==> run M <==
==> flow/design.v (excerpt) <==
module GameModeEazy(
input wire clk,
input wire rst,
input wire load,
input wire [63:0] load_board,
input wire [3:0]btn,
input wire [3:0]mode,
output wire [63:0] num,
output wire [15:0] judge
    );
Settings: LEC_CHECK=0, ABC_AREA=1, CAP_MARGIN=20, CELL_PAD_IN_SITES_DETAIL_PLACEMENT=1, CELL_PAD_IN_SITES_GLOBAL_PLACEMENT=2, CORE_MARGIN=9, CORE_UTILIZATION=51, CTS_CLUSTER_DIAMETER=29, CTS_CLUSTER_SIZE=76, GPL_ROUTABILITY_DRIVEN=0, HOLD_SLACK_MARGIN=0.06, MAX_ROUTING_LAYER=met5, MIN_ROUTING_LAYER=met1, PLACE_DENSITY_LB_ADDON=0.12, SLEW_MARGIN=15; clock period 18.3 ns.
run.sh (not shown) runs the stock make flow with config.mk's settings and CLKGATE_MAP_FILE=.
==> run P (differences from run M) <==
ABC_AREA = not set   (was 1)
CELL_PAD_IN_SITES_DETAIL_PLACEMENT = not set   (was 1)
CELL_PAD_IN_SITES_GLOBAL_PLACEMENT = not set   (was 2)
CORE_MARGIN = 2   (was 9)
CORE_UTILIZATION = 30   (was 51)
CTS_CLUSTER_DIAMETER = not set   (was 29)
CTS_CLUSTER_SIZE = not set   (was 76)
GPL_ROUTABILITY_DRIVEN = 1   (was 0)
HOLD_SLACK_MARGIN = not set   (was 0.06)
MAX_ROUTING_LAYER = not set   (was met5)
MIN_ROUTING_LAYER = not set   (was met1)
PLACE_DENSITY_LB_ADDON = not set   (was 0.12)
SLEW_MARGIN = 20   (was 15)
==> flow/constraint.sdc (replaced) <==
create_clock -name core_clock -period 27.6 [get_ports {clk}]
set_input_delay 5.5200 -clock core_clock [delete_from_list [all_inputs] [get_ports {clk}]]
set_output_delay 5.5200 -clock core_clock [all_outputs]
set_load 0.01 [all_outputs]
==> comparison table <==
Area of the chip: run M 81200 sq um; run P 153000 sq um
Die H: run M 285 um; run P 391 um
# Cells Yosys: run M 6909; run P 6829
MUX area fraction: run M 0.000310; run P 0.0814
Post-synth cell types: run M 77; run P 149
Yosys Chip Area: run M 36400 sq um; run P 45000 sq um
Net count of the mapped netlist: run M 7096; run P 7016
Dominant cell type by area after synthesis: run M sky130_fd_sc_hd__nand2_1; run P sky130_fd_sc_hd__a21oi_1
Cell Area, Synth: run M 36400 sq um; run P 45000 sq um
Fraction of the core area occupied by cells at floorplan: run M 0.517; run P 0.301
Post-Synth XOR/XNOR Area: run M 0.0388; run P 0.0621
Portion of the post-synthesis area used by sequential elements: run M 0.0388; run P 0.0314
Die extent in x: run M 285 um; run P 391 um
Post-synthesis average cell area: run M 5.26 sq um; run P 6.59 sq um
Dominant Register Cell: run M sky130_fd_sc_hd__dfxtp_1; run P sky130_fd_sc_hd__dfxtp_1
Row cnt: run M 97; run P 142
Run status: run M aborted with a tool error; run P no timing/DRC/antenna violations
Failing step: run M global placement without I/O (3_1_place_gp_skip_io); run P -
Warning count from the yosys run: run M 1; run P 1
Count leader, synth: run M sky130_fd_sc_hd__nand2_1; run P sky130_fd_sc_hd__a21oi_1
Basic Gates by Area: run M 0.639; run P 0.282
Top cell area share: run M 0.250; run P 0.0690
Adder-cell area share of the yosys netlist: run M 0.0385; run P 0.0320
Std-Cell Core Area: run M 70400 sq um; run P 149000 sq um
Synth Area in Compound Gates: run M 0.113; run P 0.443
Number of instances in the synthesized netlist: run M 6909; run P 6829

==> job 9050 <==
Starting RTL as in the previous note.
clock: 21.6 ns
lec_check: 0
cap_margin: 20
core_margin: 2
core_utilization: 64
cts_cluster_diameter: 255
cts_cluster_size: 98
gpl_routability_driven: 1
place_density: 0.35
slew_margin: 20
==> inputs of job 5880, as changes to job 9050 <==
Settings changed: CORE_UTILIZATION 64 to 58, CTS_CLUSTER_DIAMETER 255 to default, CTS_CLUSTER_SIZE 98 to default, PLACE_DENSITY 0.35 to default, TNS_END_PERCENT from default to 5.
==> flow/constraint.sdc (replaced) <==
create_clock -name core_clock -period 22.9 [get_ports {clk}]
set_input_delay 4.5800 -clock core_clock [delete_from_list [all_inputs] [get_ports {clk}]]
set_output_delay 4.5800 -clock core_clock [all_outputs]
set_load 0.01 [all_outputs]
==> inputs of job 5751, as changes to job 9050 <==
Settings changed: CORE_UTILIZATION 64 to 30, CTS_CLUSTER_DIAMETER 255 to default, CTS_CLUSTER_SIZE 98 to default, PLACE_DENSITY 0.35 to default.
==> flow/constraint.sdc (replaced) <==
create_clock -name core_clock -period 28.0 [get_ports {clk}]
set_input_delay 5.6000 -clock core_clock [delete_from_list [all_inputs] [get_ports {clk}]]
set_output_delay 5.6000 -clock core_clock [all_outputs]
set_load 0.01 [all_outputs]
==> comparison table <==
item                                                                            job 9050                    job 5751                    job 5880
Cell area reported after detailed placement                                  0.0678 mm^2                 0.0519 mm^2                 0.0649 mm^2
Die width                                                                         269 um                      391 um                      283 um
Die Span Y                                                                        269 um                      391 um                      283 um
Portion of synthesized cell area occupied by the leading cell type                 6.90%                       6.90%                       6.90%
Die area                                                                     0.0724 mm^2                  0.153 mm^2                 0.0798 mm^2
Site row count                                                                        97                         142                         102
Number of buffers inserted by post-CTS setup repair                                    -                           0                         109
Root Buffer                                                                            -  sky130_fd_sc_hd__clkbuf_16  sky130_fd_sc_hd__clkbuf_16
Run status                                                                did not finish  no timing/DRC/antenna violations              did not finish
Stage where the flow stopped                                        clock tree synthesis                           -              global routing
Cell Count Post-Placement                                                          10266                        9171                        9963
Count of hold-fix buffers inserted at cts                                              -                           0                           0
Number of clock buffers inserted by TritonCTS                                          -                           9                           9
Initial core utilization                                                           64.5%                       30.1%                       58.4%
Estimated wirelength of the detail-placed design                               258000 um                   229000 um                   211000 um
Clock H-tree levels                                                                    -                           3                           3
Global placement routability congestion                                             1.40                        1.11                        1.31
Area of the core                                                             0.0698 mm^2                  0.149 mm^2                 0.0771 mm^2
Largest buffer count on any clock path                                                 -                           2                           2
Post-CTS Resized                                                                       -                           0                         272
CTS sink cnt                                                                           -                          69                          69
Register area share after synthesis                                                3.14%                       3.14%                       3.14%
Worst setup timing slack at the placement stage                                 -4.55 ns                    0.292 ns                    -2.23 ns
